==> 12-23 <==
Design sys_ref_core, start of the top module:
module sys_ref_core #(parameter DATA_WIDTH = 8, ADDR_WIDTH = 4)
(
 input   wire                      CLK,
 input   wire                      RST,             
 input   wire  [DATA_WIDTH-1:0]    UART_RX_DATA,
 input   wire                      UART_RX_Valid,
 input   wire                      FIFO_FULL,
 output  wire  [DATA_WIDTH-1:0]    FIFO_WR_DATA,
 output  wire                      FIFO_WR_INC,
 output  wire  [DATA_WIDTH-1:0]    UART_Config,
 output  wire  [DATA_WIDTH-1:0]    Div_Ratio,
 output  wire                      CLKDIV_EN
);
clock: 30.0 ns
lec_check: 0
abc_area: 1
cap_margin: 10
cell_pad_in_sites_detail_placement: 1
core_margin: 3
core_utilization: 54
cts_cluster_diameter: 361
gpl_routability_driven: 1
gpl_timing_driven: 1
max_routing_layer: met4
slew_margin: 15
tns_end_percent: 25
run.sh (not shown) runs the stock make flow with config.mk's settings and CLKGATE_MAP_FILE=.
==> inputs of 10-08, as changes to 12-23 <==
ABC_AREA = unset   (was 1)
CAP_MARGIN = 5   (was 10)
CELL_PAD_IN_SITES_DETAIL_PLACEMENT = 0   (was 1)
CELL_PAD_IN_SITES_GLOBAL_PLACEMENT = 2   (was unset)
CORE_ASPECT_RATIO = 1.28   (was unset)
CORE_MARGIN = 2   (was 3)
CORE_UTILIZATION = 40   (was 54)
CTS_CLUSTER_DIAMETER = unset   (was 361)
CTS_CLUSTER_SIZE = 30   (was unset)
GPL_ROUTABILITY_DRIVEN = 0   (was 1)
MAX_ROUTING_LAYER = met5   (was met4)
MIN_ROUTING_LAYER = met2   (was unset)
PLACE_DENSITY_LB_ADDON = 0.1   (was unset)
SLEW_MARGIN = 25   (was 15)
TNS_END_PERCENT = 90   (was 25)
==> inputs of 07-21, as changes to 12-23 <==
ABC_AREA = unset   (was 1)
CAP_MARGIN = 20   (was 10)
CELL_PAD_IN_SITES_DETAIL_PLACEMENT = unset   (was 1)
CORE_MARGIN = 2   (was 3)
CORE_UTILIZATION = 56   (was 54)
CTS_CLUSTER_DIAMETER = unset   (was 361)
GPL_ROUTABILITY_DRIVEN = unset   (was 1)
GPL_TIMING_DRIVEN = unset   (was 1)
MAX_ROUTING_LAYER = unset   (was met4)
SLEW_MARGIN = 20   (was 15)
TNS_END_PERCENT = unset   (was 25)
==> flow/constraint.sdc (replaced) <==
create_clock -name core_clock -period 13.4 [get_ports {CLK}]
set_input_delay 2.6800 -clock core_clock [delete_from_list [all_inputs] [get_ports {CLK}]]
set_output_delay 2.6800 -clock core_clock [all_outputs]
set_load 0.01 [all_outputs]
==> notes <==
In register-to-register slack, 10-08 and 12-23 hardly differ.
Count of clock-buffer cells in the layout: 07-21 is lower than 10-08 (4).
12-23 finished with timing, DRC and antenna clean. 07-21 produced a layout that fails on negative setup slack. 10-08 completed without violations.
Between 07-21 and 10-08, the lower global-route usage is in 07-21 (gap 3.8 points).


==> build 79: inputs <==
==> flow/design.v <==
module SYS_CTRL #( parameter ADDR_WIDTH = 4, DATA_WIDTH = 8) (
	input	wire							CLK,
	input	wire							RST,
	input	wire	[DATA_WIDTH-1:0]		UART_RX_DATA,   	 
	input	wire							UART_RX_Valid,		 
	input	wire							FIFO_FULL,
	output	reg		[DATA_WIDTH-1:0]		FIFO_WR_DATA,
	output	reg								FIFO_WR_INC,    
	input	wire	[DATA_WIDTH*2-1:0]		ALU_OUT,      
	input	wire							ALU_OUT_Valid, 
	output	reg								ALU_EN,  
	output	reg		[3:0]					ALU_FUN,     
	output	reg								CLKG_EN,    
	output	reg 							CLKDIV_EN,
	input	wire	[DATA_WIDTH-1:0]		Rd_Reg,       
	input	wire							Rd_Reg_Valid, 
	output	reg		[DATA_WIDTH-1:0]		Wr_Reg,   
	output	reg 	[ADDR_WIDTH-1:0]		Addr,  
	output	reg 							RdEn,  
	output	reg 							WrEn
	);
typedef enum bit [3:0] {
		IDLE        	= 4'b0000,
		RF_Wr_Addr 		= 4'b0001,
		RF_Wr_Data  	= 4'b0011,
		RF_Rd_Addr  	= 4'b0010,
		FIFO_WRITE_RF 	= 4'b0110,
		Operand_A   	= 4'b0111,
		Operand_B 		= 4'b0101,
		FUN_of_ALU  	= 4'b0100,
		ALU_Save_OUT    = 4'b1100,
		ALU_1st_Byte    = 4'b1101,
		ALU_2nd_Byte    = 4'b1111
} state;						
state 	current_state, next_state;
reg [ADDR_WIDTH-1:0] 	ADDR_REG; 
reg 					ADDR_REG_CHECK;   
reg [DATA_WIDTH*2-1:0]	ALU_OUT_REG;
reg 					ALU_OUT_REG_CHECK;   
always@(posedge CLK or negedge RST) 
 begin
	if (!RST) 
	 begin
	  current_state <= IDLE;		
	 end
	else 
	 begin
	  current_state <= next_state;
	 end
 end
always@(*)
 begin
 	next_state = IDLE;
 	WrEn        = 1'b0;
 	RdEn        = 1'b0;
 	CLKG_EN     = 1'b0;
 	CLKDIV_EN   = 1'b1;
 	ALU_EN      = 1'b0;
 	FIFO_WR_INC = 1'b0;
 	Addr          = 'b0;
 	Wr_Reg        = 'b0;
 	ALU_FUN       = 'b0;
 	FIFO_WR_DATA  = 'b0;
 	ALU_OUT_REG_CHECK = 1'b0;
 	ADDR_REG_CHECK    = 1'b0;
 	case (current_state)
 	 IDLE : begin
 	 		 if (UART_RX_Valid)
 	 		  begin
 	 		   case (UART_RX_DATA)
 	 		    'hAA : begin
 	 		  		    next_state = RF_Wr_Addr;
 	 		  		   end
 	 		    'hBB : begin
 	 		  		    next_state = RF_Rd_Addr; 
 	 		  		   end
 	 		    'hCC : begin
 	 		  		    next_state = Operand_A; 
 	 		  		   end
 	 		    'hDD : begin
 	 		  		    next_state = FUN_of_ALU; 
 	 		  		   end
 	 		  	default: begin
 	 		  			  next_state = IDLE;
 	 		  			 end
 	 		   endcase
 	 		  end
 	 		end
 	 RF_Wr_Addr : begin
 	 			   if (UART_RX_Valid)
 	 			    begin
 	 			     ADDR_REG_CHECK = 1'b1;
 	 			     next_state = RF_Wr_Data;
 	 			    end
 	 			   else
 	 			    begin
 	 			     ADDR_REG_CHECK = 1'b0;
 	 			     next_state = RF_Wr_Addr;
 	 			    end
 	 			  end
 	 RF_Wr_Data : begin
 	 			   if (UART_RX_Valid)
 	 			    begin
 	 			     WrEn = 1'b1;
 	 			     Addr = ADDR_REG;
 	 			     Wr_Reg = UART_RX_DATA;
 	 			     next_state = IDLE;	
 	 			    end
 	 			   else
 	 			    begin
 	 			     next_state = RF_Wr_Data;
 	 			    end
 	 			  end
 	 RF_Rd_Addr : begin
 	 			   if (UART_RX_Valid)
 	 			    begin
 	 			     RdEn = 1;
 	 			     Addr = UART_RX_DATA[ADDR_WIDTH-1:0];
 	 			     next_state = FIFO_WRITE_RF; 	 			     
 	 			    end
 	 			   else
 	 			    begin
 	 			     next_state = RF_Rd_Addr;
 	 			    end
 	 			  end
  	 FIFO_WRITE_RF : begin
 	 			   if (!FIFO_FULL)    
 	 			    begin
 	 			     FIFO_WR_DATA = Rd_Reg;
 	 			     FIFO_WR_INC = 1'b1;
 	 			     next_state = IDLE; 	 			     
 	 			    end
 	 			   else
 	 			    begin
 	 			     next_state = FIFO_WRITE_RF;
 	 			    end
 	 			  end
 	 Operand_A : begin
 	 			   if (UART_RX_Valid)
 	 			    begin
 	 			     WrEn = 1'b1;
 	 			     Addr = 'b0;
 	 			     Wr_Reg = UART_RX_DATA;
 	 			     next_state = Operand_B;	
 	 			    end
 	 			   else
 	 			    begin
 	 			     next_state = Operand_A;
 	 			    end
 	 			 end
 	 Operand_B : begin
 	 			   if (UART_RX_Valid)
 	 			    begin
 	 			     WrEn = 1'b1;
 	 			     Addr = 'b1;
 	 			     Wr_Reg = UART_RX_DATA;
 	 			     next_state = FUN_of_ALU;	
 	 			    end
 	 			   else
 	 			    begin
 	 			     next_state = Operand_B;
 	 			    end
 	 			 end
 	 FUN_of_ALU : begin
 	 			   CLKG_EN = 1'b1;
 	 			   if (UART_RX_Valid)
 	 			    begin
 	 			     ALU_EN = 1'b1;
 	 			     ALU_FUN = UART_RX_DATA[3:0];
 	 			     next_state = ALU_Save_OUT;
 	 			    end
 	 			   else
 	 			    begin
 	 			     next_state = FUN_of_ALU;
 	 			    end
 	 			 end
 	 ALU_Save_OUT : begin
	 	 			  CLKG_EN = 1'b1;
	 	 			  if (ALU_OUT_Valid)
	 	 			   begin
	 	 			    ALU_OUT_REG_CHECK = 1'b1;
	 	 			    next_state = ALU_1st_Byte;
	 	 			   end
	 	 			  else
	 	 			   begin
	 	 			   	ALU_OUT_REG_CHECK = 1'b0;
	 	 			    next_state = ALU_Save_OUT;
	 	 			   end
 	 			     end
 	 ALU_1st_Byte : begin
 	 				 CLKG_EN = 1'b1;
	 	 			 if (!FIFO_FULL)
	 	 			  begin
	 	 			   FIFO_WR_INC = 1'b1;
	 	 			   FIFO_WR_DATA = ALU_OUT_REG[DATA_WIDTH-1:0];
	 	 			   next_state = ALU_2nd_Byte;
	 	 			  end
	 	 			 else
	 	 			  begin
	 	 			   next_state = ALU_1st_Byte;
	 	 			  end
	 	 			end
 	 ALU_2nd_Byte : begin
 	 				 CLKG_EN = 1'b1;
	 	 			 if (!FIFO_FULL)
	 	 			  begin
	 	 			   FIFO_WR_INC = 1'b1;
	 	 			   FIFO_WR_DATA = ALU_OUT_REG[2*DATA_WIDTH-1:DATA_WIDTH];
	 	 			   next_state = IDLE;
	 	 			  end
	 	 			 else
	 	 			  begin
	 	 			   next_state = ALU_2nd_Byte;
	 	 			  end
	 	 			end
 	 default : begin
 	 			next_state = IDLE;
 	 		   end
 	endcase
 end
always@(posedge CLK or negedge RST)
 begin
 	if (!RST)
 	 begin
 	 	ADDR_REG <= 'b0;
 	 end
 	else if (ADDR_REG_CHECK)
 	 begin
 	 	ADDR_REG <= UART_RX_DATA[ADDR_WIDTH-1:0];
 	 end
 end
always@(posedge CLK or negedge RST)
 begin
 	if (!RST)
 	 begin
 	 	ALU_OUT_REG <= 'b0;
 	 end
 	else if (ALU_OUT_REG_CHECK)
 	 begin
 	 	ALU_OUT_REG <= ALU_OUT;
 	 end
 end
endmodule
module Register_File #( parameter ADDR_WIDTH = 4, DATA_WIDTH = 8, MEM_DEPTH = 16) (
	input	wire 	[DATA_WIDTH-1:0]		WrData,
	input	wire 	[ADDR_WIDTH-1:0]		Adresss,
	input 	wire 							WrEn,
	input	wire 							RdEn,
	input 	wire 							CLK,
	input 	wire 							RST,
	output 	reg 	[DATA_WIDTH-1:0]		RdData,
	output	reg 							RdData_Valid,
	output	wire 	[DATA_WIDTH-1:0]		REG0,
	output	wire 	[DATA_WIDTH-1:0]		REG1,
	output	wire 	[DATA_WIDTH-1:0]		REG2,
	output	wire 	[DATA_WIDTH-1:0]		REG3 
	);
reg [DATA_WIDTH-1:0] Memory [MEM_DEPTH-1:0];
integer i;
always@(posedge CLK or negedge RST)
 begin
 	if (!RST)
 	 begin
 	 	RdData <= 'b0;
 	 	RdData_Valid <= 1'b0;
 	 	for (i=0; i<MEM_DEPTH; i=i+1)
 	 	 begin
 	 	  if(i == 2)
 	 	  	Memory[i] <= 'b10000001;    
 	 	  else if (i == 3)
 	 	  	Memory[i] <= 'b00100000;      
 	 	  else
 	 	  	Memory[i] <= 'b0;
 	 	 end
 	 end
 	else
 	 begin
 	 	if (WrEn && !RdEn)
 	 	 begin
 	 	 	Memory[Adresss] <= WrData;
 	 	 end
 	 	else if (RdEn && !WrEn)
 	 	 begin
 	 	 	RdData <= Memory[Adresss];
 	 	 	RdData_Valid <= 1'b1;
 	 	 end
 	 	else
 	 	 begin
 	 	 	RdData_Valid <= 1'b0;
 	 	 end
 	 end
 end
assign REG0 = Memory[0];
assign REG1 = Memory[1];
assign REG2 = Memory[2];
assign REG3 = Memory[3];
 endmodule
module ALU_16B #( parameter OPER_WIDTH = 8, OUT_WIDTH = OPER_WIDTH*2) (
input		wire		[OPER_WIDTH-1:0]		A,
input		wire		[OPER_WIDTH-1:0]		B,
input		wire												EN,
input		wire		[3:0]								ALU_FUN,
input		wire												CLK,
input		wire												CLK_EN,    
input		wire												RST,
output	reg			[OUT_WIDTH-1:0]			ALU_OUT,
output	reg													OUT_VALID
	);
reg [OUT_WIDTH-1:0] ALU_OUT_Comb;
reg                 OUT_VALID_Comb;
always @(posedge CLK or negedge RST)
 begin
  if(!RST)
   begin
    ALU_OUT   <= 'b0;
    OUT_VALID <= 1'b0;	
   end
  else if (CLK_EN)
   begin  
    ALU_OUT   <= ALU_OUT_Comb;
    OUT_VALID <= OUT_VALID_Comb;
   end	
 end 
always@(*)
 begin
   OUT_VALID_Comb = 1'b0;
   ALU_OUT_Comb   = 'b0;
   if(EN)
    begin
     OUT_VALID_Comb = 1'b1;
		 case (ALU_FUN)
		 4'b0000 : begin
		 						ALU_OUT_Comb = A + B; 							 
		           end 
		4'b0001 : begin
		 						ALU_OUT_Comb = A - B;       				 
			      	end
		 4'b0010 : begin
								ALU_OUT_Comb = A * B;       				 
	   			  	 end
		 4'b0011 : begin
		 						ALU_OUT_Comb = (B == 8'b0) ? 16'b0 : A / B;       				 
		 	 	   		 end
		 4'b0100 : begin
								ALU_OUT_Comb = A & B;      				   
				   		 end
		 4'b0101 : begin
								ALU_OUT_Comb = A | B;       				 
			  	  	 end
		 4'b0110 : begin
								ALU_OUT_Comb = ~ (A & B);      			 
				   		 end
		 4'b0111 : begin
								ALU_OUT_Comb = ~ (A | B);      			 
			 	   		 end
		 4'b1000 : begin
								ALU_OUT_Comb = A ^ B;       				 
				   		 end
		 4'b1001 : begin
								ALU_OUT_Comb = ~(A ^ B);      			 
				   		 end
		 4'b1010 : begin
								if (A == B)             						 
								 begin
								  ALU_OUT_Comb = 'd1;
								 end
								else 
								 begin
								  ALU_OUT_Comb = 'd0;
								 end
				   		 end
		 4'b1011 : begin
								if (A > B)              						 
								 begin
								  ALU_OUT_Comb = 'd2;
								 end
								else
								 begin
								  ALU_OUT_Comb = 'd0;
								 end
				   		 end
		 4'b1100 : begin
						    if (A < B)              						 
							   begin
							    ALU_OUT_Comb = 'd3;
							   end
							  else
							   begin
							    ALU_OUT_Comb = 'd0;
							   end
				   	   end
		 4'b1101 : begin
						    ALU_OUT_Comb = A >> 1;      				 
						   end
		 4'b1110 : begin
								ALU_OUT_Comb = A << 1;     			 		 
						   end
		 default : begin
								ALU_OUT_Comb = 'b0;
							 end
		 endcase
		end
   else 
    begin
   	 OUT_VALID_Comb = 1'b0;
    end
 end
endmodule
module sys_ref_core #(parameter DATA_WIDTH = 8, ADDR_WIDTH = 4)
(
 input   wire                      CLK,
 input   wire                      RST,             
 input   wire  [DATA_WIDTH-1:0]    UART_RX_DATA,
 input   wire                      UART_RX_Valid,
 input   wire                      FIFO_FULL,
 output  wire  [DATA_WIDTH-1:0]    FIFO_WR_DATA,
 output  wire                      FIFO_WR_INC,
 output  wire  [DATA_WIDTH-1:0]    UART_Config,
 output  wire  [DATA_WIDTH-1:0]    Div_Ratio,
 output  wire                      CLKDIV_EN
);
wire                      WrEn;
wire                      RdEn;
wire  [ADDR_WIDTH-1:0]    Addr;
wire  [DATA_WIDTH-1:0]    Wr_Reg;
wire  [DATA_WIDTH-1:0]    Rd_Reg;
wire                      Rd_Reg_Valid;
wire  [DATA_WIDTH-1:0]    Operand_A;
wire  [DATA_WIDTH-1:0]    Operand_B;
wire  [3:0]               ALU_FUN;
wire                      ALU_EN;
wire                      CLKG_EN;
wire  [DATA_WIDTH*2-1:0]  ALU_OUT;
wire                      ALU_OUT_Valid;
SYS_CTRL U0_SYS_CTRL (
	.CLK(CLK),
	.RST(RST),
	.UART_RX_DATA(UART_RX_DATA),
	.UART_RX_Valid(UART_RX_Valid),
	.FIFO_FULL(FIFO_FULL),
	.FIFO_WR_DATA(FIFO_WR_DATA),
	.FIFO_WR_INC(FIFO_WR_INC),
	.ALU_OUT(ALU_OUT),
	.ALU_OUT_Valid(ALU_OUT_Valid),
	.ALU_EN(ALU_EN),
	.ALU_FUN(ALU_FUN),
	.CLKG_EN(CLKG_EN),
	.CLKDIV_EN(CLKDIV_EN),
	.Rd_Reg(Rd_Reg),
	.Rd_Reg_Valid(Rd_Reg_Valid),
	.Wr_Reg(Wr_Reg),
	.Addr(Addr),
	.RdEn(RdEn),
	.WrEn(WrEn)
	);
Register_File U0_Register_File (
	.WrData(Wr_Reg),
	.Adresss(Addr),
	.WrEn(WrEn),
	.RdEn(RdEn),
	.CLK(CLK),
	.RST(RST),
	.RdData(Rd_Reg),
	.RdData_Valid(Rd_Reg_Valid),
	.REG0(Operand_A),
	.REG1(Operand_B),
	.REG2(UART_Config),
	.REG3(Div_Ratio)
	);
ALU_16B U0_ALU_16B (
	.A(Operand_A),
	.B(Operand_B),
	.EN(ALU_EN),
	.ALU_FUN(ALU_FUN),
	.CLK(CLK),
	.CLK_EN(CLKG_EN),
	.RST(RST),
	.ALU_OUT(ALU_OUT),
	.OUT_VALID(ALU_OUT_Valid)
	);
endmodule
==> flow/run.sh <==
#!/bin/bash
# the make line also repeats each setting of config.mk as NAME=value (left out here)
make -C /OpenROAD-flow-scripts/flow DESIGN_CONFIG=/design/flow/config.mk WORK_HOME=/design/flow/orfs CLKGATE_MAP_FILE= finish
==> flow/config.mk <==
export PLATFORM = sky130hd
export DESIGN_NAME = sys_ref_core
export DESIGN_NICKNAME = sys_ref_core
export VERILOG_FILES = /design/flow/design.v
export SDC_FILE = /design/flow/constraint.sdc
export NUM_CORES = 4
export LEC_CHECK = 0
export CAP_MARGIN = 20
export CELL_PAD_IN_SITES_GLOBAL_PLACEMENT = 1
export CORE_MARGIN = 2
export CORE_UTILIZATION = 40
export GPL_TIMING_DRIVEN = 0
export MAX_ROUTING_LAYER = met4
export PLACE_DENSITY_LB_ADDON = 0.1
export SLEW_MARGIN = 0
==> flow/constraint.sdc <==
create_clock -name core_clock -period 30.0 [get_ports {CLK}]
set_input_delay 6.0000 -clock core_clock [delete_from_list [all_inputs] [get_ports {CLK}]]
set_output_delay 6.0000 -clock core_clock [all_outputs]
set_load 0.01 [all_outputs]
==> inputs of build 44, as changes to build 79 <==
--- a/flow/config.mk
+++ b/flow/config.mk
@@ -8,6 +8,9 @@
 export CAP_MARGIN = 20
+export CELL_PAD_IN_SITES_DETAIL_PLACEMENT = 0
 export CELL_PAD_IN_SITES_GLOBAL_PLACEMENT = 1
+export CORE_ASPECT_RATIO = 0.75
 export CORE_MARGIN = 2
 export CORE_UTILIZATION = 40
-export GPL_TIMING_DRIVEN = 0
+export CTS_CLUSTER_SIZE = 75
+export GPL_TIMING_DRIVEN = 1
 export MAX_ROUTING_LAYER = met4
@@ -15 +18,2 @@
 export SLEW_MARGIN = 0
+export TNS_END_PERCENT = 15
==> comparison table <==
quantity                                                        build 44      build 79
Result of the run                               timing/DRC/antenna clean  timing/DRC/antenna clean
Routed met2 length                                              23300 um      28300 um
Minimum clock period                                            27.57 ns      28.12 ns
Portion of the layout cell area used by clock cells               0.0290        0.0305
Clk_skew                                                       0.0120 ns    0.00780 ns
Count of inverters not on the clock network in the layout            108           110
Violation count after the first detailed-routing iteration          1354           883
Remaining max-slew budget at the tightest pin                      0.125         0.260
Drt via density                                                     6.02          5.96
Reg2Reg Setup Slack                                              2.43 ns       1.88 ns
Number of filler cells placed in the layout                         4166          4109
N_diodes                                                               2             0
Non-clock buffering overhead                                      0.0459        0.0554
Layout Cell Area excl Fill                                  0.0189 sq mm  0.0193 sq mm
Port-buffer cells                                                     36            32
Floorplan Core Area                                         0.0420 sq mm  0.0419 sq mm
Data arrival time at the worst-slack endpoint                   27.89 ns      28.43 ns
Maximum fanout encountered on the critical timing path                12            11
